## adpll_ctr
module adpll_ctr
   (
    input                     rst,
    input                     clk,
    input                     valid,
    input [5-1:0] address,
    input [26-1:0] wdata,
    input                     wstrb,
    output [1:0]              rdata,
    output reg                ready,
    input                     data_mod,  
    output                    dco_pd,
    output reg [1:0]          dco_osc_gain,
    output [4:0]              dco_c_l_rall,
    output [4:0]              dco_c_l_row,
    output [4:0]              dco_c_l_col,
    output [15:0]             dco_c_m_rall,
    output [15:0]             dco_c_m_row,
    output [15:0]             dco_c_m_col,
    output [15:0]             dco_c_s_rall,
    output [15:0]             dco_c_s_row,
    output [15:0]             dco_c_s_col,
    output                    tdc_pd,
    output                    tdc_pd_inj,
    output reg [2:0]          tdc_ctr_freq,
    input [6:0]               tdc_ripple_count,
    input [15:0]              tdc_phase
    );
   always @(posedge clk, posedge rst) begin
     if (rst)
       ready <= 1'b0;
     else
       ready <= valid;
   end
   reg                        rst_soft;
   reg [26-1:0]            FCW;
   reg [1:0]                  adpll_mode;
   reg                        en;
   reg [3:0]                  alpha_l;
   reg [3:0]                  alpha_m;
   reg [3:0]                  alpha_s_rx;
   reg [3:0]                  alpha_s_tx;
   reg [3:0]                  beta;
   reg [2:0]                  lambda_rx;
   reg [2:0]                  lambda_tx;
   reg [1:0]                  iir_n_rx;
   reg [1:0]                  iir_n_tx;
   reg [4:0]                  FCW_mod;
   reg signed [4:0]           dco_c_l_word_test;
   reg signed [7:0]           dco_c_m_word_test;
   reg signed [7:0]           dco_c_s_word_test;
   reg                        dco_pd_test;
  ...
Size: ~5700 cells after synthesis, roughly 480 flip-flops, about 180 I/O pins, ~46000 um2 of cells after synthesis.
make LEC_CHECK=0 CAP_MARGIN=20 CORE_MARGIN=2 CORE_UTILIZATION=68 CTS_CLUSTER_DIAMETER=269 HOLD_SLACK_MARGIN=-0.08 MAX_ROUTING_LAYER=met4 PLACE_DENSITY=0.6 SLEW_MARGIN=20 TNS_END_PERCENT=5 finish   # period 29.6 ns
run.sh (not shown) runs the stock make flow with config.mk's settings and CLKGATE_MAP_FILE=.
The starting point aborted during global routing (5_1_grt).
==> next run, changes <==
Settings changed: CORE_UTILIZATION 68 to 66, CTS_CLUSTER_DIAMETER 269 to unset, HOLD_SLACK_MARGIN -0.08 to unset, PLACE_DENSITY 0.6 to unset, SETUP_SLACK_MARGIN set to 5.0.
Clock period 29.6 ns to 29.9 ns, I/O delays scaled along.
Effect:
- The changed run did not get past global routing (5_1_grt) on GRT-0232
- area after synthesis does not change
- die area is higher by 3.0%
- synthesized cell count does not change
==> next run, changes <==
Settings changed: CORE_UTILIZATION 66 to 67, HOLD_SLACK_MARGIN set to -0.09, PLACE_DENSITY set to 0.6, SETUP_SLACK_MARGIN 5.0 to unset.
Clock period 29.9 ns to 31.1 ns, I/O delays scaled along.
=>
- The new run did not get past global routing (5_1_grt)
- die area shrinks by 1.5%
- area after synthesis stays the same
- synthesized cell count is unchanged

adpll_ctr again, from the RTL that the note above started with.
Settings: LEC_CHECK=0, CAP_MARGIN=25, CORE_MARGIN=2, CORE_UTILIZATION=61, MAX_ROUTING_LAYER=met4, MIN_ROUTING_LAYER=met1, SETUP_SLACK_MARGIN=5.0, SLEW_MARGIN=20, TNS_END_PERCENT=5; clock period 21.9 ns.
The first run aborted during 5_1_grt, error GRT-0232.
Change:
CAP_MARGIN = 0   (was 25)
CORE_UTILIZATION = 71   (was 61)
MIN_ROUTING_LAYER = not set   (was met1)
PLACE_DENSITY = 0.67   (was not set)
SETUP_SLACK_MARGIN = not set   (was 5.0)
clock period = 32.3 ns   (was 21.9 ns; I/O delays follow)
The changed run died in 5_1_grt.
Area after synthesis stays the same.
Synthesized cell count stays the same.
Die area decreases by 14%.
Change:
CAP_MARGIN = 20   (was 0)
CORE_UTILIZATION = 58   (was 71)
MAX_ROUTING_LAYER = not set   (was met4)
PLACE_DENSITY = not set   (was 0.67)
TNS_END_PERCENT = not set   (was 5)
- This time the run ran to the end with violations: negative setup slack
- die size rises by about 22%
- synthesized cell count stays the same
- synthesized area does not change

--- another note on this design; it stands on its own ---

## adpll_ctr
module adpll_ctr
   (
    input                     rst,
    input                     clk,
    input                     valid,
    input [5-1:0] address,
    input [26-1:0] wdata,
    input                     wstrb,
    output [1:0]              rdata,
    output reg                ready,
    input                     data_mod,  
    output                    dco_pd,
    output reg [1:0]          dco_osc_gain,
    output [4:0]              dco_c_l_rall,
    output [4:0]              dco_c_l_row,
    output [4:0]              dco_c_l_col,
    output [15:0]             dco_c_m_rall,
    output [15:0]             dco_c_m_row,
    output [15:0]             dco_c_m_col,
    output [15:0]             dco_c_s_rall,
    output [15:0]             dco_c_s_row,
    output [15:0]             dco_c_s_col,
    output                    tdc_pd,
    output                    tdc_pd_inj,
    output reg [2:0]          tdc_ctr_freq,
    input [6:0]               tdc_ripple_count,
    input [15:0]              tdc_phase
    );
   always @(posedge clk, posedge rst) begin
     if (rst)
       ready <= 1'b0;
     else
       ready <= valid;
   end
   reg                        rst_soft;
   reg [26-1:0]            FCW;
   reg [1:0]                  adpll_mode;
   reg                        en;
   reg [3:0]                  alpha_l;
   reg [3:0]                  alpha_m;
   reg [3:0]                  alpha_s_rx;
   reg [3:0]                  alpha_s_tx;
   reg [3:0]                  beta;
   reg [2:0]                  lambda_rx;
   reg [2:0]                  lambda_tx;
   reg [1:0]                  iir_n_rx;
   reg [1:0]                  iir_n_tx;
   reg [4:0]                  FCW_mod;
   reg signed [4:0]           dco_c_l_word_test;
   reg signed [7:0]           dco_c_m_word_test;
   reg signed [7:0]           dco_c_s_word_test;
   reg                        dco_pd_test;
   reg                        tdc_pd_test;
  ...
clock: 40.0 ns
lec_check: 0
cap_margin: 20
cell_pad_in_sites_detail_placement: 1
core_aspect_ratio: 0.72
core_margin: 8
core_utilization: 40
cts_cluster_size: 88
hold_slack_margin: 0.28
min_routing_layer: met1
place_density: 0.43
setup_slack_margin: 5.0
slew_margin: 20
run.sh (not shown) runs the stock make flow with config.mk's settings and CLKGATE_MAP_FILE=.
Change:
- CELL_PAD_IN_SITES_DETAIL_PLACEMENT: 1 -> unset
- CORE_ASPECT_RATIO: 0.72 -> unset
- CORE_MARGIN: 8 -> 2
- CTS_CLUSTER_SIZE: 88 -> unset
- HOLD_SLACK_MARGIN: 0.28 -> unset
- MIN_ROUTING_LAYER: met1 -> unset
- PLACE_DENSITY: 0.43 -> 0.6
- SETUP_SLACK_MARGIN: 5.0 -> unset
- clock period: 40.0 -> 39.3 ns (I/O delays scaled with it)
Routed wire length shrinks by 18%; count of clock-buffer cells in the layout increases by 7; design area went down by 8.9%; die area shrinks by 6.8%; utilization falls by 4.6 points; first-iteration DRC count is about the same; register-to-register slack got worse by 1.5 ns.
Change:
- clock period: 39.3 -> 40.0 ns (I/O delays scaled with it)
After rerunning: Via count barely changes. Flip-flop count does not change. Count of clock-buffer cells in the layout decreases by 5. Die area stays the same. Final area came out higher by 0.45%. Global-route usage rises by 0.29 points. Routed wire length went up by about 1%. Area after synthesis stays the same. Critical path depth decreases by 7. Non-clock buffer count grows by 39.
